==> v20 <==
==> flow/design.v <==
module uart_rx#(
	parameter CLK_FRE 	= 50,
	parameter UART_RATE = 115200
	) (
	input 				clk,    
	input 				rst_n,
	output 	 			recv_en,	
	output reg 	[ 7:0] 	recv_data,	
	input 				rx_pin 
);
parameter  RATE_CNT = (CLK_FRE * 1000_000 / UART_RATE) - 1;
reg [10:0] clk_cnt;
localparam WAIT = 2'd0, START = 2'd1, RECV = 2'd2, STOP = 2'd3;
reg [1:0] state;
assign recv_en = clk_cnt == RATE_CNT * 3 / 2;
reg [ 7:0] recv_data_r;
reg [ 2:0] recv_cnt;
always@(posedge clk)
	if(!rst_n)begin
		state 		<= WAIT;
		clk_cnt 	<= 0;
		recv_data 	<= 0;
	end
	else
	case(state)
		WAIT:
			if(!rx_pin)begin 
				recv_cnt <= 'd0;
				state <= START;
			end
		START:begin 
			if(clk_cnt == RATE_CNT / 2)begin 
				clk_cnt <= 0;
				state <= RECV;
			end
			else
				clk_cnt <= clk_cnt + 1;
		end
		RECV:begin 
			if(clk_cnt == RATE_CNT)begin 
				clk_cnt <= 0;
				recv_data_r[recv_cnt] <= rx_pin;
				recv_cnt <= recv_cnt + 1;
				state <= (recv_cnt == 7 )?STOP : RECV ;
			end
			else
				clk_cnt <= clk_cnt + 1;
		end
		STOP:begin 
			recv_data <= recv_data_r;
			if(clk_cnt == RATE_CNT * 3 / 2)begin 
				clk_cnt <= 0;
				state <= WAIT;
			end
			else 
				clk_cnt <= clk_cnt + 1;
		end
	endcase
endmodule
module uart_tx#(
	parameter CLK_FRE 	= 50,
	parameter UART_RATE = 115200
	) (
	input 				clk,    
	input 				rst_n,
	input 				send_en ,	
	output 	 			send_busy ,	
	input 		[ 7:0] 	send_data ,	
	output reg 			tx_pin
);
parameter  RATE_CNT = (CLK_FRE * 1000_000 / UART_RATE) - 1;
reg [10:0] clk_cnt;
localparam WAIT = 2'd0, START = 2'd1, SEND = 2'd2, STOP = 2'd3;
reg [1:0] state;
assign send_busy = state != WAIT;
reg [ 7:0] send_data_r;
reg [ 2:0] send_cnt;
always@(posedge clk)
	if(!rst_n)begin
		state 	<= WAIT;
		clk_cnt <= 0;
		tx_pin 	<= 1;
	end
	else
	case(state)
		WAIT:
			if(send_en)begin 
				send_data_r <= send_data;
				send_cnt <= 'd0;
				state <= START;
			end
		START:begin 
			tx_pin <= 0;
			if(clk_cnt == RATE_CNT)begin 
				clk_cnt <= 0;
				state <= SEND;
			end
			else
				clk_cnt <= clk_cnt + 1;
		end
		SEND:begin 
			tx_pin <= send_data_r[send_cnt];
			if(clk_cnt == RATE_CNT)begin 
				clk_cnt <= 0;
				send_cnt <= send_cnt + 1;
				state <= (send_cnt == 7 )?STOP : SEND ;
			end
			else
				clk_cnt <= clk_cnt + 1;
		end
		STOP:begin 
			tx_pin <= 1;
			if(clk_cnt == RATE_CNT)begin 
				clk_cnt <= 0;
				state <= WAIT;
			end
			else
				clk_cnt <= clk_cnt + 1;
		end
	endcase
endmodule
module uart_top (
	input 		clk,    
	input 		rst_n,
	input 		uart_rx,
	output		uart_tx
);
parameter CLK_FRE 		= 50;
parameter UART_RATE 	= 115200;
localparam SEND = 2'd0, WAIT = 2'd1;
reg [1:0] state;
reg  [31:0] wait_cnt;
reg  [ 7:0] send_cnt;
reg  [ 7:0] send_data;
reg  	    send_en;
wire [ 7:0] recv_data;
wire 		recv_en;
wire 		send_busy;
parameter 	ENG_NUM  = 9; 
parameter 	CHE_NUM  = 2; 
parameter 	DATA_NUM = CHE_NUM * 3 + ENG_NUM;  
wire [ DATA_NUM * 8 - 1:0] char_data = {8'hE4,8'hBD,8'hA0,8'hE5,8'hA5,8'hBD,"  World","\r\n"};
wire [ 7:0] char_byte = (send_cnt < DATA_NUM) ? char_data[ (DATA_NUM - 1 - send_cnt) * 8 +: 8] : 8'h00;
always@(posedge clk)
	if(!rst_n)begin
		state 		<= SEND;
		wait_cnt 	<= 0;
		send_cnt 	<= 0;
		send_en 	<= 'b0;
	end
	else
	case(state)
		SEND:begin  
			if(send_cnt == DATA_NUM + 1)begin 
				send_en 	<= 'b0;
				send_cnt 	<=  0;
				state 		<= WAIT;
			end
			else if(!send_busy)begin
				send_en 	<= 'b1;
				send_data 	<= char_byte;
				send_cnt 	<= send_cnt + 1;
			end
		end
		WAIT: 
			if(wait_cnt == CLK_FRE * 1000_000)begin 
				wait_cnt <= 0;
				state <= SEND;
			end
			else begin
				send_en <= recv_en;
				send_data <= recv_data;
				wait_cnt <= wait_cnt + 1;
			end
	endcase
uart_tx #(
	.CLK_FRE 	(CLK_FRE 	),
	.UART_RATE 	(UART_RATE 	)
	)uart_tx_m0(
	.clk 		(clk 		),
	.rst_n 		(rst_n 		),
	.send_en 	(send_en 	),
	.send_busy 	(send_busy 	),
	.send_data 	(send_data 	),
	.tx_pin 	(uart_tx 	)
	);
uart_rx #(
	.CLK_FRE 	(CLK_FRE 	),
	.UART_RATE 	(UART_RATE 	)
	)uart_rx_m0(
	.clk 		(clk 		),
	.rst_n 		(rst_n 		),
	.recv_en 	(recv_en 	),
	.recv_data 	(recv_data 	),
	.rx_pin 	(uart_rx 	)
	);
endmodule
==> flow/run.sh <==
#!/bin/bash
# the make line also repeats each setting of config.mk as NAME=value (left out here)
make -C /OpenROAD-flow-scripts/flow DESIGN_CONFIG=/design/flow/config.mk WORK_HOME=/design/flow/orfs CLKGATE_MAP_FILE= finish
==> flow/config.mk <==
export PLATFORM = sky130hd
export DESIGN_NAME = uart_top
export DESIGN_NICKNAME = uart_top
export VERILOG_FILES = /design/flow/design.v
export SDC_FILE = /design/flow/constraint.sdc
export NUM_CORES = 4
export LEC_CHECK = 0
export ABC_AREA = 1
export CAP_MARGIN = 20
export CORE_MARGIN = 2
export CORE_UTILIZATION = 22
export CTS_CLUSTER_DIAMETER = 313
export CTS_CLUSTER_SIZE = 80
export MAX_ROUTING_LAYER = met4
export PLACE_DENSITY = 0.72
export SLEW_MARGIN = 20
==> flow/constraint.sdc <==
create_clock -name core_clock -period 7.2 [get_ports {clk}]
set_input_delay 1.4400 -clock core_clock [delete_from_list [all_inputs] [get_ports {clk}]]
set_output_delay 1.4400 -clock core_clock [all_outputs]
set_load 0.01 [all_outputs]
==> inputs of v24, as changes to v20 <==
==> flow/config.mk (replaced) <==
export PLATFORM = sky130hd
export DESIGN_NAME = uart_top
export DESIGN_NICKNAME = uart_top
export VERILOG_FILES = /design/flow/design.v
export SDC_FILE = /design/flow/constraint.sdc
export NUM_CORES = 4
export LEC_CHECK = 0
export CAP_MARGIN = 20
export CORE_MARGIN = 2
export CORE_UTILIZATION = 43
export CTS_CLUSTER_DIAMETER = 323
export CTS_CLUSTER_SIZE = 98
export PLACE_DENSITY = 0.44
export SLEW_MARGIN = 20
export TNS_END_PERCENT = 20
==> flow/constraint.sdc (replaced) <==
create_clock -name core_clock -period 20.0 [get_ports {clk}]
set_input_delay 4.0000 -clock core_clock [delete_from_list [all_inputs] [get_ports {clk}]]
set_output_delay 4.0000 -clock core_clock [all_outputs]
set_load 0.01 [all_outputs]
==> notes <==
Against v20, the clock power of v24 is lower by 63%.
In sequential power, v20 is at 2.8 times the value of v24.
The combinational power of v20 is 3.8 times that of v24.
Of v24 and v20, v24 has the higher setup slack (gap 11 ns).
==> figures <==
quantity	v24	v20
R2R Path End	uart_tx_m0.clk_cnt[4]	wait_cnt[25]
Worst vdd rail ir drop	55.6 uV	100 uV
Number of cell instances after yosys synthesis	594	774
Run status	finished clean	finished clean
Netlist Area Pre-Place	5490 um^2	5970 um^2
Met1 wire length	5.13 mm	5.79 mm
Hold path endpoint	uart_tx_m0.send_data_r[4]	uart_tx_m0.send_data_r[7]
Slowest cell on the critical path	sky130_fd_sc_hd__a21oi_1	sky130_fd_sc_hd__nor3_1
Post-synthesis share of cell area spent on xor and xnor gates	9.41%	4.23%
Total cell area at the placement stage	5660 um^2	6380 um^2

==> violet: inputs <==
Starts from the design.v that is shown in full above.
clock: 20.0 ns
lec_check: 0
cap_margin: 20
core_margin: 2
core_utilization: 40
slew_margin: 20
run.sh (not shown) runs the stock make flow with config.mk's settings and CLKGATE_MAP_FILE=.
==> yarrow: changes against violet <==
--- a/flow/config.mk
+++ b/flow/config.mk
@@ -8,4 +8,4 @@
 export CAP_MARGIN = 20
 export CORE_MARGIN = 2
-export CORE_UTILIZATION = 40
+export CORE_UTILIZATION = 60
 export SLEW_MARGIN = 20
==> flow/constraint.sdc (replaced) <==
create_clock -name core_clock -period 11.4 [get_ports {clk}]
set_input_delay 2.2800 -clock core_clock [delete_from_list [all_inputs] [get_ports {clk}]]
set_output_delay 2.2800 -clock core_clock [all_outputs]
set_load 0.01 [all_outputs]
==> comparison table <==
metric                                                                                         violet                               yarrow
Outcome                                                                                finished clean                       finished clean
Metal1 wirelength                                                                             5.01 mm                              4.80 mm
Int Pwr                                                                                        409 uW                               620 uW
Power consumed by combinational cells                                                         99.8 uW                               175 uW
Worst Tran Pin Value                                                                           788 ps                               760 ps
Power Sequential                                                                               277 uW                               486 uW
Number of standard cells in the layout, taps in and fillers out                                   769                                  701
Endpoint of the worst hold path                                   uart_tx_m0.send_data_r[0]$_DFFE_PP_  uart_tx_m0.send_data_r[1]$_DFFE_PP_
Combinational share of power                                                                    0.178                                0.199
Reg-to-reg critical path startpoint                                uart_tx_m0.clk_cnt[0]$_SDFFE_PN0P_             wait_cnt[0]$_SDFFE_PN0P_
Post-Route Skew                                                                               10.5 ps                              6.01 ps
DIE HEIGHT                                                                                     121 um                              99.6 um
Die Outline Area                                                                          14700 sq um                           9930 sq um
Final weighted congestion of routability-driven global placement                                0.801                                0.848
Leakage power of the design                                                                0.00211 uW                           0.00205 uW
Reg2reg setup slack                                                                          17570 ps                              8930 ps
Reg power frac                                                                                  0.496                                0.554
Non-clk buf share                                                                             0.00879                              0.00912
Reg-to-reg critical path endpoint                                  uart_tx_m0.clk_cnt[6]$_SDFFE_PN0P_               send_data[6]$_DFFE_PP_
WP buf/inv                                                                                          2                                    3
Power figures rest on the tool's default switching activity, not on a simulated workload.
